`flow/run.sh`:
```
#!/bin/bash
# the make line also repeats each setting of config.mk as NAME=value (left out here)
make -C /OpenROAD-flow-scripts/flow DESIGN_CONFIG=/design/flow/config.mk WORK_HOME=/design/flow/orfs CLKGATE_MAP_FILE= finish
```
`flow/config.mk`:
```
export PLATFORM = sky130hd
export DESIGN_NAME = OQ1_Stopwatch
export DESIGN_NICKNAME = OQ1_Stopwatch
export VERILOG_FILES = /design/flow/design.v
export SDC_FILE = /design/flow/constraint.sdc
export NUM_CORES = 4
export LEC_CHECK = 0
export CAP_MARGIN = 20
export CORE_ASPECT_RATIO = 1.57
export CORE_MARGIN = 2
export CORE_UTILIZATION = 70
export CTS_CLUSTER_SIZE = 21
export GPL_TIMING_DRIVEN = 1
export MAX_ROUTING_LAYER = met4
export MIN_ROUTING_LAYER = met1
export PLACE_DENSITY_LB_ADDON = 0.03
export SLEW_MARGIN = 20
export TNS_END_PERCENT = 20
```
`flow/constraint.sdc`:
```
create_clock -name core_clock -period 3.34 [get_ports {CLK}]
set_input_delay 0.6680 -clock core_clock [delete_from_list [all_inputs] [get_ports {CLK}]]
set_output_delay 0.6680 -clock core_clock [all_outputs]
set_load 0.01 [all_outputs]
```
`flow/design.v`:
```
module OQ1_Stopwatch(AN, Seg, Dot, CLK, Start, RESET);  
	output [3:0] AN;
	output [6:0] Seg;
	output Dot;
	input CLK, Start, RESET;
	parameter R = 2'b00;
    parameter W = 2'b01;
    parameter C = 2'b10;	
	reg  [11:0] divider_ds;
	reg  [5:0]  divider_ms;
	reg  [6:0]  Seg_Temp;
	reg  [3:0]  D3,D2,D1,D0,D_Temp,AN_Temp;
	reg  [1:0]  state,n_state;
	reg         dp;
	wire        RTC_ds,RTC_ms;
	always @(posedge CLK or posedge RESET) begin
	  if(RESET) divider_ms <= 0;
	  else if(divider_ms==32) divider_ms <= 0;
      else divider_ms <= divider_ms + 1;
    end
    assign RTC_ms = ((divider_ms == 32)?1'b1:1'b0);
	always @(posedge CLK or posedge RESET) begin
      if(RESET) divider_ds <= 0;
      else if(divider_ds==3276) divider_ds <= 0;
      else if(state==C) divider_ds <= divider_ds + 1;
    end
    assign RTC_ds = ((divider_ds == 3276)?1'b1:1'b0);
	always@(posedge CLK or posedge RESET) begin
      if(RESET) begin
        state <= R;
        D3 <= 0;
        D2 <= 0;
        D1 <= 0;
        D0 <= 0;
      end else begin
        state <= n_state;
        if(RTC_ds) begin
          if(D0 == 9) begin
            D0 <= 0;
            if(D1 == 9) begin
              D1 <= 0;
              if(D2 == 9) begin
                D2 <= 0;
                if(D3 == 9) begin
                  D3 <= 0;                  
                end else begin
                  D3 <= D3 + 1;
                end                    
              end else begin
                D2 <= D2 + 1;
              end      
            end else begin
              D1 <= D1 + 1;
            end
          end else begin
            D0 <= D0 + 1;
          end
        end      
      end
    end
    always@(*) begin
      case (state)
        R : if(RESET) n_state = R;
            else if(Start && !RESET) n_state = C;
            else n_state = W;
        W : if(RESET) n_state = R;
            else if(Start && !RESET) n_state = C;
            else n_state = W;
        C : if(RESET) n_state = R;
            else n_state = C;        
        default : n_state = R;
      endcase
    end
    always@(posedge CLK or posedge RESET) begin
      if(RESET) begin
        D_Temp  <= 4'b0000;
        AN_Temp <= 4'b1110;
        dp      <= 1'b0;
      end else if(RTC_ms) begin
      case(AN_Temp)
        4'b0111 : begin
                    D_Temp <= D0;
                    AN_Temp <= 4'b1110;
                    dp <= 1;
                  end
        4'b1110 : begin
                    D_Temp <= D1;
                    AN_Temp <= 4'b1101;
                    dp <= 0;
                  end
        4'b1101 : begin
                    D_Temp <= D2;
                    AN_Temp <= 4'b1011;
                    dp <= 1;
                  end
        4'b1011 : begin
                    D_Temp <= D3;
                    AN_Temp <= 4'b0111;
                    dp <= 1;
                  end
      endcase
      end
    end    
    always @(*) begin
        case(D_Temp)
          0 : Seg_Temp=7'b1000000; 
          1 : Seg_Temp=7'b1111001; 
          2 : Seg_Temp=7'b0100100; 
          3 : Seg_Temp=7'b0110000; 
          4 : Seg_Temp=7'b0011001; 
          5 : Seg_Temp=7'b0010010; 
          6 : Seg_Temp=7'b0000010; 
          7 : Seg_Temp=7'b1111000; 
          8 : Seg_Temp=7'b0000000; 
          9 : Seg_Temp=7'b0011000; 
          default : Seg_Temp=7'b0111111; 
      endcase
    end
    assign Seg = Seg_Temp;
    assign AN = AN_Temp;
    assign Dot = dp;
endmodule
```
==> job_summary.md, run 1 <==
### Yosys + OpenROAD results

| Metric | Value |
|---|---|
| Outcome | `no timing/DRC/antenna violations` |
| H-tree levels | `2` |
| CP Class | `register to output pin` |
| Critical path's slowest cell | `clkdlybuf4s50_1` |
| Top cells by area | `dfrtp_1, xnor2_1, ha_1` |
| Area of all placed cells without fillers | `2840 um2` |
| Pre-CTS setup slack | `1.03 ns` |
| Synth cell count leaders | `dfrtp_1, nor2_1, nand2_1` |
| ANT cells | `0` |
| Min-Delay Path Class | `register to register` |
| CP top delay family | `buffers and inverters` |
| Top power consumer group | `registers` |
| Port Buf Inserts | `14` |
| CTS tree | `yes` |
| Main logic family | `simple AND/OR/NAND/NOR gates` |
| Log Warnings | `32` |
| Post-CTS Setup Inserts | `0` |
| Clk pwr share | `35.8%` |
| Vias/cell | `6.12` |
| Critical path launch point | `D_Temp[1]$_DFFE_PP0P_` |
| Synth async-reset ratio | `100%` |
| Clock tree root driver cell | `clkbuf_8` |
| Cell count listed in synth_stat.txt | `266` |
| GRT Residual Overflow | `0` |
| Fill cells | `226` |
| Clk slew on worst S/H paths | `0.08 ns` |
| Simple share | `24.2%` |
| Syn nets | `278` |
| Die y size | `80.3 um` |
| YS chip area | `2590 um2` |
| Total GRT Usage | `28.0%` |
| Crit-path max FO | `7` |
| Net Switching | `0.272 mW` |
| Top cell by count, worst path | `o21ai_0` |
| Synth area leader | `dfrtp_1` |
| Cts bufs inserted | `5` |
| Crit. End Element | `output pin` |
| Initial antenna violation count | `0` |
| Final setup margin | `0.723 ns` |
| Non-Filler Instances | `322` |
| Final critical-path required period | `2.62 ns` |
| Post-DP Area | `2730 um2` |
| # hold bufs at CTS | `0` |
| Crit path launch type | `register` |
| Post-cts repair resize count | `0` |
| Worst setup path end | `Seg[4]` |
| Leak | `1.23 nW` |
| Post-synth regs | `44` |
| Nets | `290` |
| Clk_skew | `0.00728 ns` |
| Routability cong. | `0.862` |
| Synthesized area per cell | `9.76 um2` |
| Cells after DPL | `314` |
| Mux cell area share | `4.24%` |
| Hold Crit Depth | `1` |
| Int Pwr | `0.838 mW` |
| Synth Seq Share | `42.6%` |
| Worst-Skew Late Latency | `0.29 ns` |
| Cells after Synth | `266` |
| Worst reg2reg setup slack | `1.35 ns` |
| Min-delay src | `divider_ms[0]$_DFF_PP0_` |
| Combinational share of power | `8.8%` |
| Hold Vio Cnt, Final | `0` |
| Post-Synth XOR/XNOR Area | `7.43%` |
| Remaining DRCs | `0` |
| Synth-to-Final Area Change | `9.40%` |
| CP cell instances | `inv_1 > ha_1 > nand2_1 > o21ai_0 > o21ai_0 > clkdlybuf4s50_1` |
| Worst r2r path cells | `6` |
| Syn. warnings | `1` |
| Max-cap violations | `0` |
| Synthesized area | `2590 um2` |
| Fmax | `382 MHz` |
| Synth cell types | `52` |
| 1st-iter DRT viols | `51` |
| Yosys aoi share | `12.3%` |
| WL per Instance | `15.9 um` |
| Worst VDD drop | `0.000377 V` |
| Max stage delay on crit path | `0.55 ns` |
| Pin count of the biggest net entering global routing | `45` |
| # setup viols final | `0` |
| Slew Limit Fails | `0` |
| Count leader, synth | `dfrtp_1` |
| Via count | `1,972` |
| Die width | `52.6 um` |
| Clk power | `0.398 mW` |
| RSZ-0062 raised after global routing | `false` |
| RR Endpoint | `D3[1]$_DFFE_PP0P_` |
| Critical path buffer and inverter count | `2` |
| Cell depth of the worst setup path | `6` |
| Starting Density | `73.9%` |
| # clock sinks | `44` |
| Dominant synthesized flop cell | `dfrtp_1` |
| First-pass GRT wire length | `8620 um` |
| Reg2reg start | `divider_ds[0]$_DFFE_PP0P_` |
| DR pass1 iterations | `4` |
| Sw Share | `24.5%` |
| Fin crit share | `78.4%` |
| Post-synth EDFFs | `0` |
| Adder-cell area share of the yosys netlist | `4.34%` |
| Share of the synthesized area in the top cell type | `39.5%` |
| CTS Buffer Depth | `2` |
| Routed Wire Length | `5120 um` |
| Chip area | `4220 um2` |
| Worst Hold End | `divider_ms[0]$_DFF_PP0_` |
| Vias in the first global route | `1,965` |
| Data arrival, critical path | `1.95 ns` |
| Antenna Nets Post-Route | `0` |
| Dpl hpwl | `3610 um` |
| Placeable core region | `3510 um2` |
| Combinational power | `0.0974 mW` |
| Worst path required time | `2.67 ns` |
| # IOs | `15` |
| Slew margin rel. | `63.1%` |
| Worst Max-Slew Pin Slew | `0.553 ns` |
| Seq pwr | `0.615 mW` |
| PwrDens | `391 nW/um2` |
| TNS Setup | `0 ns` |
| Std cell rows | `27` |
| Seq pwr share | `55.4%` |
metrics by stage:
stage	util (%)	hold WS, ns	power [mW]
2_1_floorplan	-	0.448	0.692
3_3_place_gp	77.8	0.465	0.717
3_5_place_dp	77.8	0.476	0.722
4_1_cts	80.8	0.493	1.12
5_1_grt	80.8	0.514	1.16
6_report	80.8	0.502	1.11
layout make-up:
| type | count | area (um2) | share of cell area, % |
|---|---|---|---|
| multi-input cells | 196 | 1360 | 48.0 |
| flip-flops and latches | 44 | 1100 | 38.9 |
| repair buffers | 16 | 155 | 5.46 |
| clock buffers | 7 | 76.3 | 2.69 |
| inverters | 15 | 56.3 | 1.98 |
| well taps | 43 | 53.8 | 1.90 |
| clock inverters | 1 | 30.0 | 1.06 |
layer usage:
metal	up-vias	GRT usage, %	part of all wire, %	wire (um)
met5	-	-	0	0
met2	27	50.6	57	2930
li1	962	-	-	-
met1	969	29.0	39	1980
met4	0	11.5	2.2	110
met3	14	4.65	1.8	91
==> run 2: changes to the inputs <==
- ABC_AREA: default -> 0
- CORE_ASPECT_RATIO: 1.57 -> 0.52
- CTS_CLUSTER_DIAMETER: default -> 28
- PLACE_DENSITY_LB_ADDON: 0.03 -> 0.11
- SETUP_SLACK_MARGIN: default -> 0.64
- TNS_END_PERCENT: 20 -> 80
- clock period: 3.34 -> 2.19 ns (I/O delays scaled with it)
==> job_summary.md, run 2 <==
## Implementation flow summary

| Metric | Value |
|---|---|
| Synthesized area per cell | `9.76 um2` |
| # IOs | `15` |
| Synth area leader | `dfrtp_1` |
| Cells after Synth | `266` |
| Fail Step | `5_1_grt` |
| Chip area | `4240 um2` |
| Synth async-reset ratio | `100%` |
| Port Buf Inserts | `14` |
| Die width | `88.4 um` |
| Main logic family | `simple AND/OR/NAND/NOR gates` |
| # hold bufs at CTS | `0` |
| CTS Buffer Depth | `2` |
| Adder-cell area share of the yosys netlist | `4.34%` |
| Count leader, synth | `dfrtp_1` |
| Top cells by area | `dfrtp_1, xnor2_1, ha_1` |
| H-tree levels | `2` |
| Synth cell types | `52` |
| Routability cong. | `0.824` |
| # clock sinks | `44` |
| Syn nets | `278` |
| Post-synth regs | `44` |
| Run Error | `[ERROR DPL-0038] Utilization greater than 100%, impossible to legalize` |
| Cells after DPL | `324` |
| Synthesized area | `2590 um2` |
| Starting Density | `76.0%` |
| Simple share | `24.2%` |
| Std cell rows | `15` |
| Post-Synth XOR/XNOR Area | `7.43%` |
| YS chip area | `2590 um2` |
| Cts bufs inserted | `5` |
| Synth Seq Share | `42.6%` |
| Dpl hpwl | `3500 um` |
| Post-synth EDFFs | `0` |
| Synth cell count leaders | `dfrtp_1, nor2_1, nand2_1` |
| Placeable core region | `3420 um2` |
| Clock tree root driver cell | `clkbuf_8` |
| Share of the synthesized area in the top cell type | `39.5%` |
| Yosys aoi share | `12.3%` |
| Dominant synthesized flop cell | `dfrtp_1` |
| Mux cell area share | `4.24%` |
| Cell count listed in synth_stat.txt | `266` |
| Syn. warnings | `1` |
| Die y size | `47.9 um` |
| Outcome | `aborted with a tool error` |
[run 2: per-stage QoR]
stage	power [mW]	setup WS, ns	instance area, um2
2_1_floorplan	1.06	0.579	2650
3_3_place_gp	1.10	0.239	2800
3_5_place_dp	1.11	0.149	2800
4_1_cts	1.68	0.276	3210
[run 2: repair_timing]
action	in CTS
pin swaps	17
setup endpoints to repair	34
resized	66
cloned	3
buffers inserted	25
==> run 3: changes to the inputs <==
- ABC_AREA: 0 -> 1
- CAP_MARGIN: 20 -> 15
- CELL_PAD_IN_SITES_DETAIL_PLACEMENT: default -> 0
- CORE_ASPECT_RATIO: 0.52 -> 1.57
- CORE_UTILIZATION: 70 -> 67
- CTS_CLUSTER_DIAMETER: 28 -> 378
- CTS_CLUSTER_SIZE: 21 -> default
- GPL_TIMING_DRIVEN: 1 -> 0
- MAX_ROUTING_LAYER: met4 -> default
- MIN_ROUTING_LAYER: met1 -> default
- PLACE_DENSITY_LB_ADDON: 0.11 -> default
- SETUP_SLACK_MARGIN: 0.64 -> 0.14
- TNS_END_PERCENT: 80 -> 70
- clock period: 2.19 -> 2.54 ns (I/O delays scaled with it)
==> job_summary.md, run 3 <==
### Yosys + OpenROAD results

| Metric | Value |
|---|---|
| Multi-input gate area | `1430 um2` |
| Synth async-reset ratio | `100%` |
| Synthesized area per cell | `7.43 um2` |
| Clock tree root driver cell | `clkbuf_8` |
| Top power consumer group | `registers` |
| Share of the synthesized area in the top cell type | `37.3%` |
| Nets | `406` |
| Chip area | `4640 um2` |
| Port Buf Inserts | `14` |
| Critical path launch point | `D_Temp[0]$_DFFE_PP0P_` |
| GRT Residual Overflow | `0` |
| Syn nets | `382` |
| Max-cap violations | `0` |
| Crit. End Element | `output pin` |
| Dpl hpwl | `4400 um` |
| Synthesized area | `2750 um2` |
| Hold Crit Depth | `2` |
| Critical path's slowest cell | `clkdlybuf4s50_1` |
| Cells after Synth | `370` |
| CP top delay family | `buffers and inverters` |
| CTS tree | `yes` |
| Slew Limit Fails | `0` |
| Die y size | `84.3 um` |
| First-pass GRT wire length | `9420 um` |
| CTS Buffer Depth | `2` |
| # hold bufs at CTS | `0` |
| Clk_skew | `0.00614 ns` |
| RSZ-0062 raised after global routing | `true` |
| ANT cells | `0` |
| Main logic family | `simple AND/OR/NAND/NOR gates` |
| TNS Setup | `0 ns` |
| Critical path buffer and inverter count | `2` |
| Starting Density | `68.9%` |
| Worst VDD drop | `0.000523 V` |
| Seq pwr share | `55.1%` |
| Area of all placed cells without fillers | `3080 um2` |
| PwrDens | `466 nW/um2` |
| H-tree levels | `2` |
| Cell count listed in synth_stat.txt | `370` |
| # setup viols final | `0` |
| Vias/cell | `5.39` |
| WL per Instance | `12.7 um` |
| Slew margin rel. | `72.5%` |
| Post-synth EDFFs | `0` |
| Synth Seq Share | `40.2%` |
| Max stage delay on crit path | `0.50 ns` |
| Routed Wire Length | `5600 um` |
| Sw Share | `27.8%` |
| Clk slew on worst S/H paths | `0.08 ns` |
| Cell depth of the worst setup path | `5` |
| Antenna Nets Post-Route | `0` |
| Crit-path max FO | `4` |
| Remaining DRCs | `0` |
| Initial antenna violation count | `0` |
| Final critical-path required period | `2.37 ns` |
| Outcome | `no timing/DRC/antenna violations` |
| CP cell instances | `buf_4 > ha_1 > o21ai_0 > o21ai_0 > clkdlybuf4s50_1` |
| Fmax | `422 MHz` |
| Post-synth regs | `44` |
| Syn. warnings | `1` |
| Via count | `2,379` |
| Leak | `1.58 nW` |
| 1st-iter DRT viols | `67` |
| DR pass1 iterations | `4` |
| Pin count of the biggest net entering global routing | `27` |
| Worst path required time | `2.03 ns` |
| Combinational power | `0.190 mW` |
| Fin crit share | `93.3%` |
| Die width | `55.1 um` |
| Reg2reg start | `divider_ds[0]$_DFFE_PP0P_` |
| Min-delay src | `dp$_DFFE_PP0P_` |
| Std cell rows | `29` |
| Mux cell area share | `0%` |
| Worst setup path end | `Seg[0]` |
| Cts bufs inserted | `5` |
| # IOs | `15` |
| Placeable core region | `3990 um2` |
| Synth area leader | `dfrtp_1` |
| Min-Delay Path Class | `register to register` |
| Synth-to-Final Area Change | `11.9%` |
| Worst Hold End | `dp$_DFFE_PP0P_` |
| Hold Vio Cnt, Final | `0` |
| Log Warnings | `35` |
| Combinational share of power | `13.3%` |
| Clk power | `0.453 mW` |
| Total GRT Usage | `27.5%` |
| Seq pwr | `0.791 mW` |
| Top cell by count, worst path | `o21ai_0` |
| Worst r2r path cells | `9` |
| RR Endpoint | `D3[3]$_DFFE_PP0P_` |
| Dominant synthesized flop cell | `dfrtp_1` |
| Crit path launch type | `register` |
| Routability cong. | `0.839` |
| Fill cells | `318` |
| Clk pwr share | `31.6%` |
| Register area | `1100 um2` |
| Post-Synth XOR/XNOR Area | `3.19%` |
| Synth cell types | `32` |
| Top cells by area | `dfrtp_1, nand2_1, nand3_1` |
| Worst reg2reg setup slack | `0.93 ns` |
| Data arrival, critical path | `1.86 ns` |
| Synth cell count leaders | `nand2_1, dfrtp_1, inv_1` |
| # clock sinks | `44` |
| CP Class | `register to output pin` |
| Vias in the first global route | `2,331` |
| Net Switching | `0.400 mW` |
| Worst Max-Slew Pin Slew | `0.412 ns` |
| Simple share | `38.5%` |
| Post-DP Area | `2970 um2` |
| Adder-cell area share of the yosys netlist | `4.10%` |
| Yosys aoi share | `6.14%` |
| Int Pwr | `1.04 mW` |
| Worst-Skew Late Latency | `0.30 ns` |
| YS chip area | `2750 um2` |
| Count leader, synth | `nand2_1` |
-- run 3: repair_timing --
item / 4_1_cts / 5_1_grt
endpoints found under the setup margin: 1 / 4
pin swaps: 0 / 0
gates resized: 0 / 2
buffers inserted: 2 / 0
gates cloned: 0 / 0
-- run 3: area by class of cell --
| cell class | instances | share of cell area [%] |
|---|---|---|
| timing repair buffer | 17 | 5.86 |
| inverter | 50 | 6.18 |
| clock buffer | 8 | 2.93 |
| tap | 46 | 1.87 |
| multi-input combinational | 273 | 46.4 |
| buffer | 3 | 0.895 |
| sequential | 44 | 35.9 |
-- run 3: per-stage QoR --
stage	power, mW	setup slack, ns	hold WS, ns	cells	util [%]
3_5_place_dp	0.994	0.390	0.479	431	74.3
6_report	1.44	0.171	0.494	441	77.1
5_1_grt	1.50	0.0909	0.532	441	77.1
3_3_place_gp	0.977	0.138	0.465	430	73.8
4_1_cts	1.44	0.162	0.496	441	77.0
2_1_floorplan	0.938	0.904	0.455	370	-
-- run 3: per-layer routing --
layer / global-route usage, % / up-vias / share of wire, % / wire [um]
li1: - / 1220 / - / -
met1: 26.0 / 1113 / 38 / 2130
met2: 53.6 / 34 / 58 / 3230
met3: 4.27 / 12 / 2.0 / 113
met4: 10.6 / 0 / 2.2 / 125
met5: 0 / - / 0 / 0
==> run 4: changes to the inputs <==
- ABC_AREA: 1 -> default
- CAP_MARGIN: 15 -> 20
- CELL_PAD_IN_SITES_DETAIL_PLACEMENT: 0 -> default
- CORE_ASPECT_RATIO: 1.57 -> 0.5
- CORE_UTILIZATION: 67 -> 63
- CTS_CLUSTER_DIAMETER: 378 -> 128
- CTS_CLUSTER_SIZE: default -> 21
- MAX_ROUTING_LAYER: default -> met4
- MIN_ROUTING_LAYER: default -> met1
- PLACE_DENSITY_LB_ADDON: default -> 0.03
- SETUP_SLACK_MARGIN: 0.14 -> 1.18
- TNS_END_PERCENT: 70 -> 20
- clock period: 2.54 -> 4.95 ns (I/O delays scaled with it)
==> job_summary.md, run 4 <==
### Yosys + OpenROAD results

| Metric | Value |
|---|---|
| # setup viols final | `0` |
| Clock tree root driver cell | `clkbuf_8` |
| Pin count of the biggest net entering global routing | `34` |
| Outcome | `no timing/DRC/antenna violations` |
| Clk pwr share | `37.0%` |
| Data arrival, critical path | `1.99 ns` |
| Crit path launch type | `register` |
| Cell count listed in synth_stat.txt | `266` |
| # hold bufs at CTS | `0` |
| Starting Density | `66.1%` |
| Synth cell count leaders | `dfrtp_1, nor2_1, nand2_1` |
| Std cell rows | `16` |
| CP Class | `register to output pin` |
| Worst reg2reg setup slack | `3.08 ns` |
| 1st-iter DRT viols | `154` |
| Cells after Synth | `266` |
| Top cells by area | `dfrtp_1, xnor2_1, ha_1` |
| Min-Delay Path Class | `register to register` |
| Chip area | `4680 um2` |
| Combinational share of power | `8.9%` |
| CTS Buffer Depth | `2` |
| Dpl hpwl | `3560 um` |
| Fmax | `335 MHz` |
| Main logic family | `simple AND/OR/NAND/NOR gates` |
| Die y size | `49.4 um` |
| Post-synth regs | `44` |
| CP cell instances | `inv_1 > ha_1 > nand2_1 > o21a_1 > o22a_1 > clkdlybuf4s50_1` |
| Pre-CTS setup slack | `2.31 ns` |
| YS chip area | `2590 um2` |
| Critical path's slowest cell | `clkdlybuf4s50_1` |
| Adder-cell area share of the yosys netlist | `4.34%` |
| Int Pwr | `0.567 mW` |
| Clk slew on worst S/H paths | `0.09 ns` |
| Synth Seq Share | `42.6%` |
| CP top delay family | `buffers and inverters` |
| Simple share | `24.2%` |
| Total GRT Usage | `24.3%` |
| TNS Setup | `0 ns` |
| # clock sinks | `44` |
| Slew margin rel. | `72.6%` |
| Post-synth EDFFs | `0` |
| Placeable core region | `3920 um2` |
| Critical path launch point | `D_Temp[1]$_DFFE_PP0P_` |
| Final setup margin | `1.97 ns` |
| Seq pwr share | `54.1%` |
| Cts bufs inserted | `5` |
| Crit-path max FO | `7` |
| Worst setup path end | `Seg[3]` |
| Fill cells | `267` |
| RR Endpoint | `D_Temp[2]$_DFFE_PP0P_` |
| Antenna Nets Post-Route | `0` |
| Leak | `1.28 nW` |
| Clk_skew | `0.00415 ns` |
| Dominant synthesized flop cell | `dfrtp_1` |
| WL per Instance | `14.1 um` |
| Seq pwr | `0.414 mW` |
| First-pass GRT wire length | `8650 um` |
| Synthesized area per cell | `9.76 um2` |
| Post-CTS Setup Inserts | `0` |
| Net Switching | `0.199 mW` |
| Initial antenna violation count | `0` |
| Vias/cell | `5.75` |
| Worst Hold End | `divider_ds[8]$_DFFE_PP0P_` |
| Slew Limit Fails | `0` |
| Clk power | `0.284 mW` |
| ANT cells | `0` |
| Post-cts repair resize count | `0` |
| Die width | `94.8 um` |
| Hold Crit Depth | `1` |
| Count leader, synth | `dfrtp_1` |
| Yosys aoi share | `12.3%` |
| Syn nets | `278` |
| RSZ-0062 raised after global routing | `false` |
| DR pass1 iterations | `5` |
| Fin crit share | `60.3%` |
| Mux cell area share | `4.24%` |
| Worst-Skew Late Latency | `0.30 ns` |
| Nets | `300` |
| Port Buf Inserts | `14` |
| Hold Vio Cnt, Final | `0` |
| Max-cap violations | `0` |
| Routed Wire Length | `4850 um` |
| Syn. warnings | `1` |
| H-tree levels | `2` |
| Reg2reg start | `AN_Temp[3]$_DFFE_PP1P_` |
| Worst path required time | `3.96 ns` |
| Combinational power | `0.0680 mW` |
| Min-delay src | `divider_ds[8]$_DFFE_PP0P_` |
| Via count | `1,973` |
| Routability cong. | `0.909` |
| Synthesized area | `2590 um2` |
| Worst r2r path cells | `5` |
| Worst VDD drop | `0.000256 V` |
| PwrDens | `261 nW/um2` |
| GRT Residual Overflow | `0` |
| Total power | `0.766 mW` |
| Synth-to-Final Area Change | `13.2%` |
| Worst Max-Slew Pin Slew | `0.407 ns` |
| Final critical-path required period | `2.98 ns` |
| Share of the synthesized area in the top cell type | `39.5%` |
| Log Warnings | `32` |
| Cell depth of the worst setup path | `6` |
| Critical path buffer and inverter count | `2` |
| # IOs | `15` |
| Top power consumer group | `registers` |
| Max stage delay on crit path | `0.53 ns` |
| Post-Synth XOR/XNOR Area | `7.43%` |
| Synth area leader | `dfrtp_1` |
| Synth async-reset ratio | `100%` |
| Vias in the first global route | `1,907` |
| Remaining DRCs | `0` |
| Sw Share | `26.0%` |
| CTS tree | `yes` |
| Synth cell types | `52` |
| Crit. End Element | `output pin` |
-- run 4: area by class of cell --
class | count | area [um2] | area share [%]
well taps | 54 | 67.6 | 2.30
repair buffers | 15 | 160 | 5.45
inverters | 15 | 56.3 | 1.92
flip-flops and latches | 44 | 1100 | 37.6
clock buffers | 5 | 68.8 | 2.34
clock inverters | 3 | 46.3 | 1.58
multi-input cells | 196 | 1360 | 46.4
plain buffers | 11 | 71.3 | 2.43
-- run 4: metrics by stage --
step | util, % | hold slack, ns | area [um2] | cells
3_5_place_dp | 71.9 | 0.489 | 2820 | 335
3_3_place_gp | 71.4 | 0.468 | 2800 | 334
5_1_grt | 74.9 | 0.521 | 2940 | 343
4_1_cts | 74.9 | 0.505 | 2940 | 343
2_1_floorplan | - | 0.448 | 2590 | 266
6_report | 74.9 | 0.504 | 2940 | 343
-- run 4: per-layer routing --
layer / vias up / share of wire, % / GRT usage [%]
li1: 985 / - / -
met1: 937 / 49 / 32.9
met2: 44 / 46 / 38.8
met3: 7 / 4.4 / 5.26
met4: 0 / 0.87 / 4.35
met5: - / 0 / -
==> run 5: changes to the inputs <==
- ABC_AREA: default -> 1
- CORE_ASPECT_RATIO: 0.5 -> default
- CORE_UTILIZATION: 63 -> 71
- CTS_CLUSTER_DIAMETER: 128 -> 400
- CTS_CLUSTER_SIZE: 21 -> 98
- GPL_TIMING_DRIVEN: 0 -> default
- MAX_ROUTING_LAYER: met4 -> default
- MIN_ROUTING_LAYER: met1 -> default
- PLACE_DENSITY_LB_ADDON: 0.03 -> default
- SETUP_SLACK_MARGIN: 1.18 -> default
- TNS_END_PERCENT: 20 -> 5
- clock period: 4.95 -> 2.37 ns (I/O delays scaled with it)
==> job_summary.md, run 5 <==
### Yosys + OpenROAD results

| Metric | Value |
|---|---|
| Net Switching | `0.413 mW` |
| Yosys aoi share | `6.14%` |
| Data arrival, critical path | `1.78 ns` |
| Hold Vio Cnt, Final | `0` |
| Vias/cell | `5.42` |
| Multi-input gate area | `1430 um2` |
| CTS Buffer Depth | `2` |
| Worst Hold End | `dp$_DFFE_PP0P_` |
| Hold Crit Depth | `2` |
| Chip area | `4390 um2` |
| Top power consumer group | `registers` |
| Final setup margin | `0.112 ns` |
| Syn nets | `382` |
| Via count | `2,384` |
| Fmax | `443 MHz` |
| Synthesized area | `2750 um2` |
| Sw Share | `27.4%` |
| Clk slew on worst S/H paths | `0.08 ns` |
| Dpl hpwl | `4130 um` |
| Seq pwr share | `56.7%` |
| Mux cell area share | `0%` |
| Max-cap violations | `0` |
| Std cell rows | `22` |
| Antenna Nets Post-Route | `0` |
| TNS Setup | `0 ns` |
| Clock tree root driver cell | `clkbuf_8` |
| Worst setup path end | `Seg[0]` |
| Synth area leader | `dfrtp_1` |
| Seq pwr | `0.856 mW` |
| Die width | `66.2 um` |
| Synth cell count leaders | `nand2_1, dfrtp_1, inv_1` |
| Synth Seq Share | `40.2%` |
| Fin crit share | `95.3%` |
| Pin count of the biggest net entering global routing | `45` |
| Final critical-path required period | `2.26 ns` |
| Vias in the first global route | `2,367` |
| Leak | `1.56 nW` |
| Share of the synthesized area in the top cell type | `37.3%` |
| Worst r2r path cells | `7` |
| Synth cell types | `32` |
| CTS tree | `yes` |
| Dominant synthesized flop cell | `dfrtp_1` |
| Register area | `1100 um2` |
| Post-Synth XOR/XNOR Area | `3.19%` |
| RR Endpoint | `D0[1]$_DFFE_PP0N_` |
| Synth-to-Final Area Change | `10.6%` |
| Cell depth of the worst setup path | `5` |
| # setup viols final | `0` |
| Grt met1 use | `32.7%` |
| # IOs | `15` |
| Min-Delay Path Class | `register to register` |
| Initial antenna violation count | `0` |
| Critical path's slowest cell | `clkdlybuf4s50_1` |
| Routed Wire Length | `5540 um` |
| Synthesized area per cell | `7.43 um2` |
| Adder-cell area share of the yosys netlist | `4.10%` |
| WL per Instance | `12.6 um` |
| Worst reg2reg setup slack | `0.72 ns` |
| # clock sinks | `44` |
| 1st-iter DRT viols | `150` |
| GRT Residual Overflow | `0` |
| Int Pwr | `1.10 mW` |
| Starting Density | `74.5%` |
| Combinational share of power | `11.5%` |
| Post-synth regs | `44` |
| Crit. End Element | `output pin` |
| Slew Limit Fails | `0` |
| Min-delay src | `dp$_DFFE_PP0P_` |
| Main logic family | `simple AND/OR/NAND/NOR gates` |
| Global routing's busiest layer | `met2` |
| ANT cells | `0` |
| Cts bufs inserted | `5` |
| PwrDens | `497 nW/um2` |
| Pre-CTS setup slack | `0.245 ns` |
| Synth async-reset ratio | `100%` |
| Remaining DRCs | `0` |
| Worst path required time | `1.90 ns` |
| GRT met2 Usage | `53.0%` |
| Cells after Synth | `370` |
| Post-synth EDFFs | `0` |
| Simple share | `38.5%` |
| H-tree levels | `2` |
| Critical path launch point | `D_Temp[0]$_DFFE_PP0P_` |
| First-pass GRT wire length | `9700 um` |
| Clk power | `0.481 mW` |
| Log Warnings | `34` |
| RSZ-0062 raised after global routing | `false` |
| Worst VDD drop | `0.000504 V` |
| # hold bufs at CTS | `0` |
| Combinational power | `0.173 mW` |
| Die y size | `66.2 um` |
| CP top delay family | `buffers and inverters` |
| Placeable core region | `3690 um2` |
| Crit-path max FO | `4` |
| Slew margin rel. | `64.0%` |
| Top cell by count, worst path | `o21ai_0` |
| Max stage delay on crit path | `0.49 ns` |
| Worst Max-Slew Pin Slew | `0.539 ns` |
| DR pass1 iterations | `4` |
| Reg2reg start | `divider_ds[0]$_DFFE_PP0P_` |
| Critical path buffer and inverter count | `2` |
| Worst-Skew Late Latency | `0.30 ns` |
| Met3 Usage GRT | `5.45%` |
| Routability cong. | `0.857` |
| Crit path launch type | `register` |
| CP Class | `register to output pin` |
| YS chip area | `2750 um2` |
| Clk_skew | `0.00978 ns` |
| Top cells by area | `dfrtp_1, nand2_1, nand3_1` |
| Outcome | `no timing/DRC/antenna violations` |
| Port Buf Inserts | `14` |
| Count leader, synth | `nand2_1` |
| Fill cells | `250` |
| Cell count listed in synth_stat.txt | `370` |
| Syn. warnings | `1` |
| Nets | `403` |
| CP cell instances | `buf_4 > ha_1 > o21ai_0 > o21ai_0 > clkdlybuf4s50_1` |
| Total GRT Usage | `28.8%` |
| Clk pwr share | `31.9%` |
run 5: timing repair:
action,4_1_cts,5_1_grt
endpoints found under the setup margin,1,3
buffers inserted,2,0
gates resized,0,3
run 5: through the flow:
| step | hold WS (ns) | instances | utilization [%] | cell area, um2 | power, mW |
|---|---|---|---|---|---|
| 3_3_place_gp | 0.467 | 430 | 79.4 | 2930 | 1.03 |
| 3_5_place_dp | 0.469 | 430 | 79.4 | 2930 | 1.04 |
| 6_report | 0.484 | 440 | 82.4 | 3040 | 1.51 |
| 5_1_grt | 0.511 | 440 | 82.4 | 3040 | 1.58 |
| 4_1_cts | 0.487 | 440 | 82.3 | 3030 | 1.51 |
| 2_1_floorplan | 0.455 | 370 | - | 2750 | 1.01 |
run 5: layout make-up:
cell class / count / area share [%]
Clock buffer: 8 / 2.96
Inverter: 50 / 6.26
Multi-Input combinational cell: 273 / 46.9
Sequential cell: 44 / 36.4
Tap cell: 48 / 1.98
Timing Repair Buffer: 17 / 5.52
run 5: per-layer routing:
metal,part of all wire (%),up-vias
li1,-,1214
met1,43,1108
met2,52,50
met3,3.0,12
met4,2.0,0
met5,0,-
==> run 6: changes to the inputs <==
- ABC_AREA: 1 -> 0
- CORE_ASPECT_RATIO: default -> 1.57
- CORE_UTILIZATION: 71 -> 72
- CTS_CLUSTER_DIAMETER: 400 -> 27
- CTS_CLUSTER_SIZE: 98 -> 21
- GPL_TIMING_DRIVEN: default -> 1
- MAX_ROUTING_LAYER: default -> met4
- MIN_ROUTING_LAYER: default -> met1
- PLACE_DENSITY_LB_ADDON: default -> 0.11
- SETUP_SLACK_MARGIN: default -> 0.64
- TNS_END_PERCENT: 5 -> 80
- clock period: 2.37 -> 2.33 ns (I/O delays scaled with it)
==> job_summary.md, run 6 <==
### Yosys + OpenROAD results

| Metric | Value |
|---|---|
| Outcome | `no timing/DRC/antenna violations` |
| Share of the synthesized area in the top cell type | `39.5%` |
| Worst r2r path cells | `6` |
| Fmax | `487 MHz` |
| Vias/cell | `7.54` |
| Max stage delay on crit path | `0.44 ns` |
| Synth async-reset ratio | `100%` |
| Cell depth of the worst setup path | `5` |
| Leak | `1.50 nW` |
| Reg2reg start | `AN_Temp[3]$_DFFE_PP1P_` |
| Fin crit share | `88.2%` |
| Crit path launch type | `register` |
| CTS tree | `yes` |
| Final critical-path required period | `2.05 ns` |
| Slew margin rel. | `68.4%` |
| Worst Max-Slew Pin Slew | `0.472 ns` |
| Net Switching | `0.476 mW` |
| ANT cells | `0` |
| Routed Wire Length | `9490 um` |
| Die y size | `79.2 um` |
| Pre-CTS setup slack | `0.237 ns` |
| CTS Buffer Depth | `2` |
| Starting Density | `74.6%` |
| Cell count listed in synth_stat.txt | `266` |
| Syn. warnings | `1` |
| Pin count of the biggest net entering global routing | `24` |
| Fin util | `94.3%` |
| Std cell rows | `27` |
| Min-Delay Path Class | `primary input to asynchronous set/reset pin` |
| CP cell instances | `buf_4 > ha_2 > o21ai_1 > o21ai_0 > buf_2` |
| Synthesized area per cell | `9.76 um2` |
| Cells after DPL | `316` |
| Total power | `1.76 mW` |
| Post-DP Area | `2750 um2` |
| Synth cell count leaders | `dfrtp_1, nor2_1, nand2_1` |
| Post-Synth XOR/XNOR Area | `7.43%` |
| Fill cells | `103` |
| Vias in the first global route | `2,273` |
| GRT Residual Overflow | `0` |
| 1st-iter DRT viols | `278` |
| Sw Share | `27.0%` |
| Data arrival, critical path | `1.59 ns` |
| Min Hold Slack | `0.478 ns` |
| Critical path's slowest cell | `dfrtp_1` |
| Clk slew on worst S/H paths | `0.10 ns` |
| Int Pwr | `1.28 mW` |
| Simple share | `24.2%` |
| Syn nets | `278` |
| CP Class | `register to output pin` |
| Synth Seq Share | `42.6%` |
| Yosys aoi share | `12.3%` |
| Remaining DRCs | `0` |
| Log Warnings | `34` |
| Combinational share of power | `11.5%` |
| Routability cong. | `0.884` |
| WL per Instance | `26.9 um` |
| Placeable core region | `3480 um2` |
| Worst-Skew Late Latency | `0.33 ns` |
| Clk power | `0.676 mW` |
| Dominant synthesized flop cell | `dfrtp_1` |
| Crit-path max FO | `6` |
| Port Buf Inserts | `14` |
| Area of all placed cells without fillers | `3280 um2` |
| Hold Vio Cnt, Final | `0` |
| Non-Filler Instances | `353` |
| Via count | `2,661` |
| DR pass1 iterations | `27` |
| Synth area leader | `dfrtp_1` |
| PwrDens | `536 nW/um2` |
| Critical path buffer and inverter count | `2` |
| Worst path required time | `1.86 ns` |
| Seq pwr share | `50.0%` |
| Total GRT Usage | `37.1%` |
| # clock sinks | `44` |
| Antenna Nets Post-Route | `0` |
| Die width | `51.9 um` |
| Top power consumer group | `registers` |
| Top cells by area | `dfrtp_1, xnor2_1, ha_1` |
| Nets | `321` |
| Final setup margin | `0.275 ns` |
| Chip area | `4110 um2` |
| Adder-cell area share of the yosys netlist | `4.34%` |
| Dpl hpwl | `3630 um` |
| Synth-to-Final Area Change | `26.4%` |
| Clk_skew | `0.0213 ns` |
| Max-cap violations | `0` |
| TNS Setup | `0 ns` |
| Count leader, synth | `dfrtp_1` |
| Clock tree root driver cell | `clkbuf_8` |
| Post-synth regs | `44` |
| Worst reg2reg setup slack | `0.50 ns` |
| # setup viols final | `0` |
| Critical path launch point | `D_Temp[1]$_DFFE_PP0P_` |
| Worst setup path end | `Seg[5]` |
| Main logic family | `simple AND/OR/NAND/NOR gates` |
| Synthesized area | `2590 um2` |
| YS chip area | `2590 um2` |
| RR Endpoint | `D_Temp[3]$_DFFE_PP0P_` |
| Worst VDD drop | `0.000632 V` |
| CP top delay family | `flip-flops` |
| Combinational power | `0.203 mW` |
| # IOs | `15` |
| Slew Limit Fails | `0` |
| H-tree levels | `2` |
| Cells after Synth | `266` |
| Clk pwr share | `38.4%` |
| Post-synth EDFFs | `0` |
| Cts bufs inserted | `5` |
| Crit. End Element | `output pin` |
| Synth cell types | `52` |
| Seq pwr | `0.880 mW` |
| Initial antenna violation count | `0` |
| Mux cell area share | `4.24%` |
| First-pass GRT wire length | `10,800 um` |
| RSZ-0062 raised after global routing | `true` |
-- run 6: routing by layer --
| layer | GRT usage, % | vias to the layer above | part of all wire, % |
|---|---|---|---|
| met5 | - | - | 0 |
| met4 | 20.3 | 0 | 8.5 |
| met3 | 7.71 | 129 | 12 |
| met2 | 64.4 | 283 | 47 |
| met1 | 37.8 | 1221 | 33 |
| li1 | - | 1028 | - |
-- run 6: area by class of cell --
class	instances	area [um2]	share of cell area (%)
Clock inverter	1	30.0	0.915
Tap cell	43	53.8	1.64
Sequential cell	44	1110	33.9
Timing Repair Buffer	47	389	11.9
Clock buffer	7	96.3	2.94
Inverter	15	56.3	1.72
Multi-Input combinational cell	196	1540	47.0
-- run 6: repair_timing --
item	in CTS	in global routing
hold buffers	0	0
pin swaps	7	8
setup endpoints to repair	26	22
setup buffers	20	9
gates resized	57	31
==> run 7: changes to the inputs <==
- ABC_AREA: 0 -> default
- CORE_ASPECT_RATIO: 1.57 -> default
- CORE_UTILIZATION: 72 -> 69
- CTS_CLUSTER_DIAMETER: 27 -> default
- GPL_TIMING_DRIVEN: 1 -> default
- MAX_ROUTING_LAYER: met4 -> default
- MIN_ROUTING_LAYER: met1 -> default
- PLACE_DENSITY_LB_ADDON: 0.11 -> 0.29
- SETUP_SLACK_MARGIN: 0.64 -> default
- TNS_END_PERCENT: 80 -> default
- clock period: 2.33 -> 3.36 ns (I/O delays scaled with it)
==> job_summary.md, run 7 <==
### Yosys + OpenROAD results

| Metric | Value |
|---|---|
| Worst VDD drop | `0.000433 V` |
| Post-DP Area | `2740 um2` |
| Slew Limit Fails | `0` |
| WL per Instance | `14.2 um` |
| Clk pwr share | `38.1%` |
| Combinational power | `0.0940 mW` |
| Synth Seq Share | `42.6%` |
| Leak | `1.24 nW` |
| Share of the synthesized area in the top cell type | `39.5%` |
| Antenna Nets Post-Route | `0` |
| Fin util | `78.9%` |
| Crit path launch type | `register` |
| Synthesized area | `2590 um2` |
| Main logic family | `simple AND/OR/NAND/NOR gates` |
| Syn nets | `278` |
| Fin crit share | `78.2%` |
| Worst Max-Slew Pin Slew | `0.698 ns` |
| Worst setup path end | `Seg[4]` |
| Adder-cell area share of the yosys netlist | `4.34%` |
| Synth cell count leaders | `dfrtp_1, nor2_1, nand2_1` |
| Worst Hold End | `divider_ds[8]$_DFFE_PP0P_` |
| Worst r2r path cells | `7` |
| Clock tree root driver cell | `clkbuf_8` |
| Simple share | `24.2%` |
| Worst-Skew Late Latency | `0.29 ns` |
| Cell depth of the worst setup path | `6` |
| Slew margin rel. | `53.2%` |
| Clk power | `0.435 mW` |
| Synth cell types | `52` |
| ANT cells | `0` |
| Synth async-reset ratio | `100%` |
| YS chip area | `2590 um2` |
| Die width | `65.3 um` |
| Critical path buffer and inverter count | `2` |
| Starting Density | `71.4%` |
| Non-Filler Instances | `327` |
| RR Endpoint | `D2[1]$_DFFE_PP0P_` |
| Clk_skew | `0.00733 ns` |
| Log Warnings | `32` |
| Post-synth regs | `44` |
| Vias in the first global route | `1,871` |
| Post-cts repair resize count | `0` |
| Initial antenna violation count | `0` |
| DR pass1 iterations | `4` |
| GRT Residual Overflow | `0` |
| Post-Synth XOR/XNOR Area | `7.43%` |
| 1st-iter DRT viols | `125` |
| Vias/cell | `5.88` |
| CTS Buffer Depth | `2` |
| Seq pwr share | `53.7%` |
| Fmax | `381 MHz` |
| Dominant synthesized flop cell | `dfrtp_1` |
| Combinational share of power | `8.2%` |
| Post-CTS Setup Inserts | `0` |
| Synthesized area per cell | `9.76 um2` |
| Hold Vio Cnt, Final | `0` |
| Worst reg2reg setup slack | `1.47 ns` |
| Chip area | `4270 um2` |
| Net Switching | `0.270 mW` |
| First-pass GRT wire length | `8150 um` |
| Critical path launch point | `D_Temp[1]$_DFFE_PP0P_` |
| Crit-path max FO | `7` |
| Critical path's slowest cell | `clkdlybuf4s50_1` |
| Cells after DPL | `319` |
| Placeable core region | `3630 um2` |
| Nets | `290` |
| # setup viols final | `0` |
| Top power consumer group | `registers` |
| # hold bufs at CTS | `0` |
| CP top delay family | `buffers and inverters` |
| PwrDens | `398 nW/um2` |
| Cells after Synth | `266` |
| Post-synth EDFFs | `0` |
| Die y size | `65.3 um` |
| # clock sinks | `44` |
| Worst path required time | `2.69 ns` |
| RSZ-0062 raised after global routing | `false` |
| Synth-to-Final Area Change | `10.4%` |
| Routability cong. | `0.812` |
| Min-Delay Path Class | `register to register` |
| Port Buf Inserts | `14` |
| Min-delay src | `divider_ds[8]$_DFFE_PP0P_` |
| Cts bufs inserted | `5` |
| CP cell instances | `inv_1 > ha_1 > nand2_1 > o21ai_0 > o21ai_0 > clkdlybuf4s50_1` |
| Outcome | `no timing/DRC/antenna violations` |
| Routed Wire Length | `4660 um` |
| Syn. warnings | `1` |
| Std cell rows | `22` |
| Data arrival, critical path | `1.95 ns` |
| Pin count of the biggest net entering global routing | `25` |
| Yosys aoi share | `12.3%` |
| Max-cap violations | `0` |
| CTS tree | `yes` |
| Total GRT Usage | `25.0%` |
| Cell count listed in synth_stat.txt | `266` |
| Dpl hpwl | `3280 um` |
| Final critical-path required period | `2.63 ns` |
| Top cells by area | `dfrtp_1, xnor2_1, ha_1` |
| Remaining DRCs | `0` |
| Sw Share | `23.7%` |
| CP Class | `register to output pin` |
| Fill cells | `248` |
| H-tree levels | `2` |
| Mux cell area share | `4.24%` |
| Synth area leader | `dfrtp_1` |
| TNS Setup | `0 ns` |
| Seq pwr | `0.613 mW` |
| Via count | `1,923` |
| Count leader, synth | `dfrtp_1` |
| Hold Crit Depth | `1` |
| # IOs | `15` |
| Reg2reg start | `divider_ds[0]$_DFFE_PP0P_` |
| Max stage delay on crit path | `0.55 ns` |
| Int Pwr | `0.871 mW` |
| Crit. End Element | `output pin` |
| Clk slew on worst S/H paths | `0.08 ns` |
| Area of all placed cells without fillers | `2870 um2` |
| Top cell by count, worst path | `o21ai_0` |
## run 7: metal layers
layer  vias up  GRT usage, %  share of wire (%)
li1        956             -                  -
met1       928          30.5                 45
met2        35          42.9                 51
met3         4          5.99                3.7
met4         0          9.64               0.77
met5         -             0                  0
## run 7: stage by stage
stage,setup WS (ns),hold WS [ns],power [mW]
after floorplan,1.58,0.448,0.688
after global placement,1.13,0.473,0.709
after detailed placement,1.07,0.481,0.717
after CTS,0.737,0.502,1.15
after global routing,0.644,0.533,1.19
final,0.734,0.499,1.14
## run 7: final cells by class
type	instances	area, um2	share of cell area [%]
well taps	48	60.1	2.10
clock inverters	1	30.0	1.05
clock buffers	7	96.3	3.36
multi-input cells	196	1360	47.6
inverters	15	56.3	1.97
repair buffers	16	155	5.41
flip-flops and latches	44	1100	38.6
==> run 8: changes to the inputs <==
- CAP_MARGIN: 20 -> 10
- CELL_PAD_IN_SITES_DETAIL_PLACEMENT: default -> 0
- CORE_ASPECT_RATIO: default -> 1.4
- CORE_MARGIN: 2 -> 8
- CORE_UTILIZATION: 69 -> 66
- CTS_CLUSTER_DIAMETER: default -> 260
- CTS_CLUSTER_SIZE: 21 -> 77
- GPL_TIMING_DRIVEN: default -> 0
- MAX_ROUTING_LAYER: default -> met5
- MIN_ROUTING_LAYER: default -> met1
- PLACE_DENSITY_LB_ADDON: 0.29 -> 0.13
- SETUP_SLACK_MARGIN: default -> 0.38
- clock period: 3.36 -> 3.67 ns (I/O delays scaled with it)
==> job_summary.md, run 8 <==
### Yosys + OpenROAD results

| Metric | Value |
|---|---|
| Outcome | `no timing/DRC/antenna violations` |
| Main logic family | `simple AND/OR/NAND/NOR gates` |
| Int Pwr | `0.714 mW` |
| Non-Filler Instances | `332` |
| Synth cell types | `52` |
| Via count | `2,013` |
| Nets | `300` |
| # IOs | `15` |
| Pin count of the biggest net entering global routing | `24` |
| YS chip area | `2590 um2` |
| # hold bufs at CTS | `0` |
| Fmax | `373 MHz` |
| Mux cell area share | `4.24%` |
| ANT cells | `0` |
| Critical path launch point | `D_Temp[1]$_DFFE_PP0P_` |
| Crit. End Element | `output pin` |
| Post-synth regs | `44` |
| Data arrival, critical path | `1.95 ns` |
| Clk pwr share | `32.4%` |
| Post-cts repair resize count | `0` |
| Worst path required time | `2.94 ns` |
| Clock tree root driver cell | `clkbuf_8` |
| Cts bufs inserted | `5` |
| Crit path launch type | `register` |
| Dominant synthesized flop cell | `dfrtp_1` |
| RR Endpoint | `D_Temp[2]$_DFFE_PP0P_` |
| Dpl hpwl | `3790 um` |
| Sw Share | `25.9%` |
| CP Class | `register to output pin` |
| Hold Crit Depth | `1` |
| Die width | `69.0 um` |
| Clk_skew | `0.00887 ns` |
| PwrDens | `331 nW/um2` |
| DR pass1 iterations | `4` |
| CP top delay family | `buffers and inverters` |
| WL per Instance | `15.3 um` |
| Initial antenna violation count | `0` |
| TNS Setup | `0 ns` |
| First-pass GRT wire length | `8870 um` |
| Worst Max-Slew Pin Slew | `0.520 ns` |
| Simple share | `24.2%` |
| Combinational share of power | `9.4%` |
| Worst reg2reg setup slack | `1.80 ns` |
| Top power consumer group | `registers` |
| CTS tree | `yes` |
| Critical path buffer and inverter count | `2` |
| Combinational power | `0.0906 mW` |
| Total GRT Usage | `17.9%` |
| CTS Buffer Depth | `2` |
| Worst-Skew Late Latency | `0.30 ns` |
| Fill cells | `278` |
| Max stage delay on crit path | `0.55 ns` |
| Synthesized area | `2590 um2` |
| Std cell rows | `27` |
| Slew margin rel. | `65.3%` |
| Slew Limit Fails | `0` |
| CP cell instances | `inv_1 > ha_1 > nand2_1 > o21ai_0 > o21ai_0 > clkdlybuf4s50_1` |
| Clk slew on worst S/H paths | `0.08 ns` |
| 1st-iter DRT viols | `69` |
| Syn. warnings | `1` |
| Seq pwr | `0.560 mW` |
| Min-delay src | `divider_ds[8]$_DFFE_PP0P_` |
| Min-Delay Path Class | `register to register` |
| Port Buf Inserts | `14` |
| Post-CTS Setup Inserts | `0` |
| Synth area leader | `dfrtp_1` |
| Cells after Synth | `266` |
| Worst setup path end | `Seg[4]` |
| Routed Wire Length | `5070 um` |
| Cell depth of the worst setup path | `6` |
| Net Switching | `0.250 mW` |
| Worst Hold End | `divider_ds[8]$_DFFE_PP0P_` |
| Starting Density | `67.4%` |
| Hold Vio Cnt, Final | `0` |
| Share of the synthesized area in the top cell type | `39.5%` |
| Post-Synth XOR/XNOR Area | `7.43%` |
| Log Warnings | `32` |
| Synth-to-Final Area Change | `12.0%` |
| Worst VDD drop | `0.000377 V` |
| Vias in the first global route | `2,073` |
| Antenna Nets Post-Route | `0` |
| # clock sinks | `44` |
| Synthesized area per cell | `9.76 um2` |
| Routability cong. | `0.824` |
| H-tree levels | `2` |
| Placeable core region | `3850 um2` |
| Synth async-reset ratio | `100%` |
| Cells after DPL | `324` |
| Synth Seq Share | `42.6%` |
| Synth cell count leaders | `dfrtp_1, nor2_1, nand2_1` |
| Cell count listed in synth_stat.txt | `266` |
| Clk power | `0.313 mW` |
| GRT Residual Overflow | `0` |
| RSZ-0062 raised after global routing | `false` |
| Remaining DRCs | `0` |
| Top cell by count, worst path | `o21ai_0` |
| Reg2reg start | `AN_Temp[3]$_DFFE_PP1P_` |
| Fin util | `75.5%` |
| # setup viols final | `0` |
| Final critical-path required period | `2.68 ns` |
| Fin crit share | `73.1%` |
| Post-synth EDFFs | `0` |
| Vias/cell | `6.06` |
| Worst r2r path cells | `5` |
| Crit-path max FO | `7` |
| Syn nets | `278` |
| Max-cap violations | `0` |
| Count leader, synth | `dfrtp_1` |
| Chip area | `6220 um2` |
| Yosys aoi share | `12.3%` |
| Seq pwr share | `58.1%` |
| Leak | `1.27 nW` |
| Adder-cell area share of the yosys netlist | `4.34%` |
| Top cells by area | `dfrtp_1, xnor2_1, ha_1` |
| Die y size | `90.2 um` |
| Critical path's slowest cell | `clkdlybuf4s50_1` |
==> run 8: routing by layer <==
metal | global-route usage (%) | routed length [um] | share of wire [%]
met1 | 19.2 | 1990 | 39
met2 | 31.0 | 2780 | 55
met3 | 4.10 | 161 | 3.2
met4 | 8.74 | 133 | 2.6
met5 | 0 | 0 | 0
==> run 8: stage by stage <==
stage          hold slack, ns  worst slack, ns  total power, mW  area [um2]
2_1_floorplan           0.448             1.83            0.629        2590
3_3_place_gp            0.472             1.03            0.650        2790
3_5_place_dp            0.474             1.31            0.661        2820
4_1_cts                 0.482            0.984            0.967        2910
5_1_grt                 0.499            0.823             1.00        2910
6_report                0.485            0.989            0.963        2910
==> run 8: cell type report <==
| cell class | count | area [um2] | area share [%] |
|---|---|---|---|
| flip-flops and latches | 44 | 1100 | 38.0 |
| plain buffers | 11 | 71.3 | 2.45 |
| repair buffers | 15 | 168 | 5.77 |
| clock buffers | 8 | 90.1 | 3.10 |
| well taps | 43 | 53.8 | 1.85 |
| multi-input cells | 196 | 1360 | 46.9 |
| inverters | 15 | 56.3 | 1.94 |
==> run 9: changes to the inputs <==
- ABC_AREA: default -> 1
- CAP_MARGIN: 10 -> 0
- CELL_PAD_IN_SITES_DETAIL_PLACEMENT: 0 -> 1
- CELL_PAD_IN_SITES_GLOBAL_PLACEMENT: default -> 1
- CORE_ASPECT_RATIO: 1.4 -> 1.71
- CORE_MARGIN: 8 -> 2
- CORE_UTILIZATION: 66 -> 55
- CTS_CLUSTER_DIAMETER: 260 -> 328
- CTS_CLUSTER_SIZE: 77 -> 26
- HOLD_SLACK_MARGIN: default -> 0.15
- MIN_ROUTING_LAYER: met1 -> met2
- PLACE_DENSITY_LB_ADDON: 0.13 -> default
- SETUP_SLACK_MARGIN: 0.38 -> 0.46
- SLEW_MARGIN: 20 -> 25
- TNS_END_PERCENT: default -> 20
- clock period: 3.67 -> 3.04 ns (I/O delays scaled with it)
==> job_summary.md, run 9 <==
### Yosys + OpenROAD results

| Metric | Value |
|---|---|
| Die width | `58.1 um` |
| 1st-iter DRT viols | `650` |
| TNS Setup | `0 ns` |
| Syn nets | `382` |
| Synth-to-Final Area Change | `12.5%` |
| First-pass GRT wire length | `12,000 um` |
| Post-synth regs | `44` |
| DR pass1 iterations | `7` |
| Min-delay src | `dp$_DFFE_PP0P_` |
| Via count | `3,444` |
| WL per Instance | `16.1 um` |
| Fmax | `403 MHz` |
| Pin count of the biggest net entering global routing | `25` |
| Min-Delay Path Class | `register to register` |
| Seq pwr share | `53.6%` |
| Port Buf Inserts | `14` |
| Top cell by count, worst path | `o21ai_0` |
| YS chip area | `2750 um2` |
| Hold Crit Depth | `2` |
| Post-synth EDFFs | `0` |
| Crit-path max FO | `5` |
| CP top delay family | `buffers and inverters` |
| Mux cell area share | `0%` |
| Share of the synthesized area in the top cell type | `37.3%` |
| Worst path required time | `2.43 ns` |
| Routability cong. | `0.829` |
| Int Pwr | `0.863 mW` |
| # clock sinks | `44` |
| Post-DP Area | `2980 um2` |
| Starting Density | `57.4%` |
| # hold bufs at CTS | `0` |
| Slew Limit Fails | `0` |
| Main logic family | `simple AND/OR/NAND/NOR gates` |
| Synthesized area per cell | `7.43 um2` |
| Max stage delay on crit path | `0.55 ns` |
| PwrDens | `399 nW/um2` |
| Seq pwr | `0.660 mW` |
| Hold Vio Cnt, Final | `0` |
| RR Endpoint | `D3[3]$_DFFE_PP0P_` |
| Combinational power | `0.167 mW` |
| Fin crit share | `81.6%` |
| Count leader, synth | `nand2_1` |
| Cells after Synth | `370` |
| CTS Buffer Depth | `2` |
| Critical path launch point | `D_Temp[1]$_DFFE_PP0P_` |
| Log Warnings | `35` |
| Worst VDD drop | `0.000315 V` |
| CP cell instances | `buf_4 > ha_1 > nand2_1 > o21ai_0 > o21ai_0 > clkdlybuf4s50_1` |
| Synth Seq Share | `40.2%` |
| Vias in the first global route | `3,648` |
| Slew margin rel. | `65.1%` |
| Clk pwr share | `32.8%` |
| Leak | `1.57 nW` |
| Synth area leader | `dfrtp_1` |
| Final critical-path required period | `2.48 ns` |
| # IOs | `15` |
| Data arrival, critical path | `1.87 ns` |
| Clock tree root driver cell | `clkbuf_8` |
| Net Switching | `0.370 mW` |
| Worst Max-Slew Pin Slew | `0.523 ns` |
| Fill cells | `622` |
| Worst Hold End | `dp$_DFFE_PP0P_` |
| Top cells by area | `dfrtp_1, nand2_1, nand3_1` |
| Dominant synthesized flop cell | `dfrtp_1` |
| Crit path launch type | `register` |
| Total GRT Usage | `42.1%` |
| CP Class | `register to output pin` |
| Synth async-reset ratio | `100%` |
| Antenna Nets Post-Route | `0` |
| Worst reg2reg setup slack | `1.33 ns` |
| Synthesized area | `2750 um2` |
| GRT Residual Overflow | `0` |
| Dpl hpwl | `5380 um` |
| Worst r2r path cells | `9` |
| Reg2reg start | `divider_ds[1]$_DFFE_PP0P_` |
| H-tree levels | `2` |
| Adder-cell area share of the yosys netlist | `4.10%` |
| Std cell rows | `33` |
| Nets | `406` |
| Critical path buffer and inverter count | `2` |
| ANT cells | `0` |
| Placeable core region | `4790 um2` |
| Synth cell types | `32` |
| Chip area | `5600 um2` |
| Die y size | `96.4 um` |
| Routed Wire Length | `7200 um` |
| Clk power | `0.404 mW` |
| Synth cell count leaders | `nand2_1, dfrtp_1, inv_1` |
| Crit. End Element | `output pin` |
| Max-cap violations | `0` |
| Clk_skew | `0.00792 ns` |
| Cts bufs inserted | `5` |
| Simple share | `38.5%` |
| Initial antenna violation count | `0` |
| Remaining DRCs | `0` |
| CTS tree | `yes` |
| Syn. warnings | `1` |
| Cell count listed in synth_stat.txt | `370` |
| Post-Synth XOR/XNOR Area | `3.19%` |
| Critical path's slowest cell | `clkdlybuf4s50_1` |
| Top power consumer group | `registers` |
| Vias/cell | `7.70` |
| Sw Share | `30.0%` |
| RSZ-0062 raised after global routing | `true` |
| Combinational share of power | `13.6%` |
| Clk slew on worst S/H paths | `0.09 ns` |
| Worst-Skew Late Latency | `0.31 ns` |
| Cell depth of the worst setup path | `6` |
| Yosys aoi share | `6.14%` |
| Worst setup path end | `Seg[4]` |
| # setup viols final | `0` |
| Outcome | `no timing/DRC/antenna violations` |
| Area of all placed cells without fillers | `3090 um2` |
## run 9: timing repair
item / in CTS / in global routing
resized: 0 / 1
pin swaps: 0 / 0
buffers inserted: 2 / 0
endpoints found under the setup margin: 1 / 2
## run 9: metal layers
metal | up-vias | share of wire [%] | track usage, %
li1 | 1203 | - | -
met1 | 1264 | 0 | -
met2 | 878 | 62 | 61.6
met3 | 99 | 28 | 40.3
met4 | 0 | 9.3 | 13.0
met5 | - | 0 | 0
## run 9: cell type report
class	instances	area [um2]	area share (%)
clock inverters	2	10.0	0.324
inverters	50	190	6.15
repair buffers	17	185	5.99
clock buffers	6	82.6	2.67
plain buffers	3	27.5	0.890
well taps	52	65.1	2.10
flip-flops and latches	44	1100	35.7
multi-input cells	273	1430	46.1
## run 9: through the flow
step	hold slack, ns	worst slack, ns	power (mW)	util (%)	std cells
after floorplan	0.455	1.30	0.784	-	370
after global placement	0.463	0.481	0.820	61.7	436
after detailed placement	0.473	0.763	0.838	62.3	437
after CTS	0.494	0.538	1.23	64.5	447
after global routing	0.533	0.458	1.28	64.6	447
final	0.495	0.561	1.23	64.6	447
==> run 10: changes to the inputs <==
- ABC_AREA: 1 -> 0
- CAP_MARGIN: 0 -> 20
- CELL_PAD_IN_SITES_DETAIL_PLACEMENT: 1 -> default
- CELL_PAD_IN_SITES_GLOBAL_PLACEMENT: 1 -> default
- CORE_ASPECT_RATIO: 1.71 -> 0.87
- CORE_UTILIZATION: 55 -> 72
- CTS_CLUSTER_DIAMETER: 328 -> default
- CTS_CLUSTER_SIZE: 26 -> 55
- GPL_TIMING_DRIVEN: 0 -> 1
- HOLD_SLACK_MARGIN: 0.15 -> default
- MIN_ROUTING_LAYER: met2 -> met1
- PLACE_DENSITY: default -> 0.65
- SETUP_SLACK_MARGIN: 0.46 -> -0.13
- SLEW_MARGIN: 25 -> 20
- TNS_END_PERCENT: 20 -> 5
- clock period: 3.04 -> 2.02 ns (I/O delays scaled with it)
==> job_summary.md, run 10 <==
### Yosys + OpenROAD results

| Metric | Value |
|---|---|
| Crit-path max FO | `4` |
| Seq pwr | `1.02 mW` |
| Sw Share | `25.9%` |
| Slew margin rel. | `67.3%` |
| Crit. End Element | `output pin` |
| 1st-iter DRT viols | `171` |
| Total GRT Usage | `27.4%` |
| Critical path's slowest cell | `dfrtp_1` |
| Worst path required time | `1.62 ns` |
| First-pass GRT wire length | `8140 um` |
| Cells after DPL | `320` |
| # setup viols final | `4` |
| CP Class | `register to output pin` |
| PwrDens | `604 nW/um2` |
| Outcome | `complete, but fails checks` |
| Yosys aoi share | `12.3%` |
| ANT cells | `0` |
| Initial antenna violation count | `0` |
| Slew Limit Fails | `0` |
| Worst VDD drop | `0.000494 V` |
| Post-synth EDFFs | `0` |
| Nets | `298` |
| Routed Wire Length | `5110 um` |
| Multi-input gate area | `1360 um2` |
| Layout violations | `negative setup slack` |
| Int Pwr | `1.30 mW` |
| Antenna Nets Post-Route | `0` |
| Min-delay src | `divider_ds[8]$_DFFE_PP0P_` |
| Final setup margin | `-0.0347 ns` |
| Post-DP Area | `2780 um2` |
| Seq pwr share | `58.3%` |
| CP cell instances | `buf_4 > ha_1 > o21a_1 > o22a_1 > dlygate4sd2_1` |
| Crit path launch type | `register` |
| YS chip area | `2590 um2` |
| Dominant synthesized flop cell | `dfrtp_1` |
| Synthesized area | `2590 um2` |
| H-tree levels | `2` |
| Post-synth regs | `44` |
| # clock sinks | `44` |
| Vias in the first global route | `1,719` |
| Synth cell types | `52` |
| Area of all placed cells without fillers | `2900 um2` |
| Non-Filler Instances | `331` |
| GRT Residual Overflow | `0` |
| Syn nets | `278` |
| Chip area | `4100 um2` |
| Syn. warnings | `1` |
| Pin count of the biggest net entering global routing | `45` |
| CTS Buffer Depth | `2` |
| Net Switching | `0.454 mW` |
| Fmax | `487 MHz` |
| Main logic family | `simple AND/OR/NAND/NOR gates` |
| Worst Max-Slew Pin Slew | `0.491 ns` |
| Simple share | `24.2%` |
| Min-Delay Path Class | `register to register` |
| Data arrival, critical path | `1.65 ns` |
| Cell count listed in synth_stat.txt | `266` |
| Critical path launch point | `D_Temp[0]$_DFFE_PP0P_` |
| Hold Crit Depth | `1` |
| Worst setup path end | `Seg[3]` |
| Pre-CTS setup slack | `0.0328 ns` |
| Worst Hold End | `divider_ds[8]$_DFFE_PP0P_` |
| Cts bufs inserted | `5` |
| Clk_skew | `0.00528 ns` |
| Register area | `1100 um2` |
| # IOs | `15` |
| Fin util | `83.2%` |
| WL per Instance | `15.4 um` |
| Synthesized area per cell | `9.76 um2` |
| Max-cap violations | `0` |
| Routability cong. | `0.866` |
| Fin crit share | `102%` |
| Worst r2r path cells | `4` |
| Worst-Skew Late Latency | `0.30 ns` |
| Reg2reg start | `AN_Temp[2]$_DFFE_PP1P_` |
| Combinational share of power | `9.1%` |
| Count leader, synth | `dfrtp_1` |
| Synth async-reset ratio | `100%` |
| Fill cells | `222` |
| Final critical-path required period | `2.05 ns` |
| Std cell rows | `20` |
| Cell depth of the worst setup path | `5` |
| Die y size | `60.0 um` |
| Critical path buffer and inverter count | `2` |
| Leak | `1.32 nW` |
| Vias/cell | `5.99` |
| Min Hold Slack | `0.482 ns` |
| Worst reg2reg setup slack | `0.07 ns` |
| Starting Density | `74.6%` |
| TNS Setup | `-0.0721 ns` |
| Top cells by area | `dfrtp_1, xnor2_1, ha_1` |
| Max stage delay on crit path | `0.41 ns` |
| Clk slew on worst S/H paths | `0.08 ns` |
| Mux cell area share | `4.24%` |
| Log Warnings | `34` |
| CP top delay family | `buffers and inverters` |
| Synth-to-Final Area Change | `11.6%` |
| Die width | `68.4 um` |
| Total power | `1.75 mW` |
| Synth Seq Share | `42.6%` |
| Clk power | `0.570 mW` |
| Via count | `1,984` |
| Dpl hpwl | `3410 um` |
| Cells after Synth | `266` |
| Post-Synth XOR/XNOR Area | `7.43%` |
| Synth area leader | `dfrtp_1` |
| Placeable core region | `3480 um2` |
| Adder-cell area share of the yosys netlist | `4.34%` |
| Clk pwr share | `32.6%` |
| CTS tree | `yes` |
| Synth cell count leaders | `dfrtp_1, nor2_1, nand2_1` |
| Port Buf Inserts | `14` |
| Top power consumer group | `registers` |
| Clock tree root driver cell | `clkbuf_8` |
| RR Endpoint | `D_Temp[1]$_DFFE_PP0P_` |
| Hold Vio Cnt, Final | `0` |
| DR pass1 iterations | `4` |
| Combinational power | `0.159 mW` |
| Remaining DRCs | `0` |
| Share of the synthesized area in the top cell type | `39.5%` |
run 10: repair_timing:
item / in CTS / in global routing
endpoints found under the setup margin: 6 / 2
pin swaps: 0 / 0
setup buffers: 3 / 0
hold buffers: 0 / 0
gates resized: 5 / 2
run 10: layout make-up:
| class | count | share of cell area [%] |
|---|---|---|
| Sequential cell | 44 | 38.2 |
| Timing Repair Buffer | 24 | 7.82 |
| Inverter | 15 | 1.94 |
| Tap cell | 44 | 1.90 |
| Multi-Input combinational cell | 196 | 47.1 |
| Clock buffer | 8 | 3.11 |
run 10: routing by layer:
metal  share of wire, %  global-route usage [%]  vias to the layer above
met4                1.3                    8.86                        0
met5                  0                       0                        -
met1                 48                    40.5                      961
met3                3.5                    5.08                        8
li1                   -                       -                      979
met2                 47                    41.1                       36
Power is estimated from default activity; no workload was simulated.
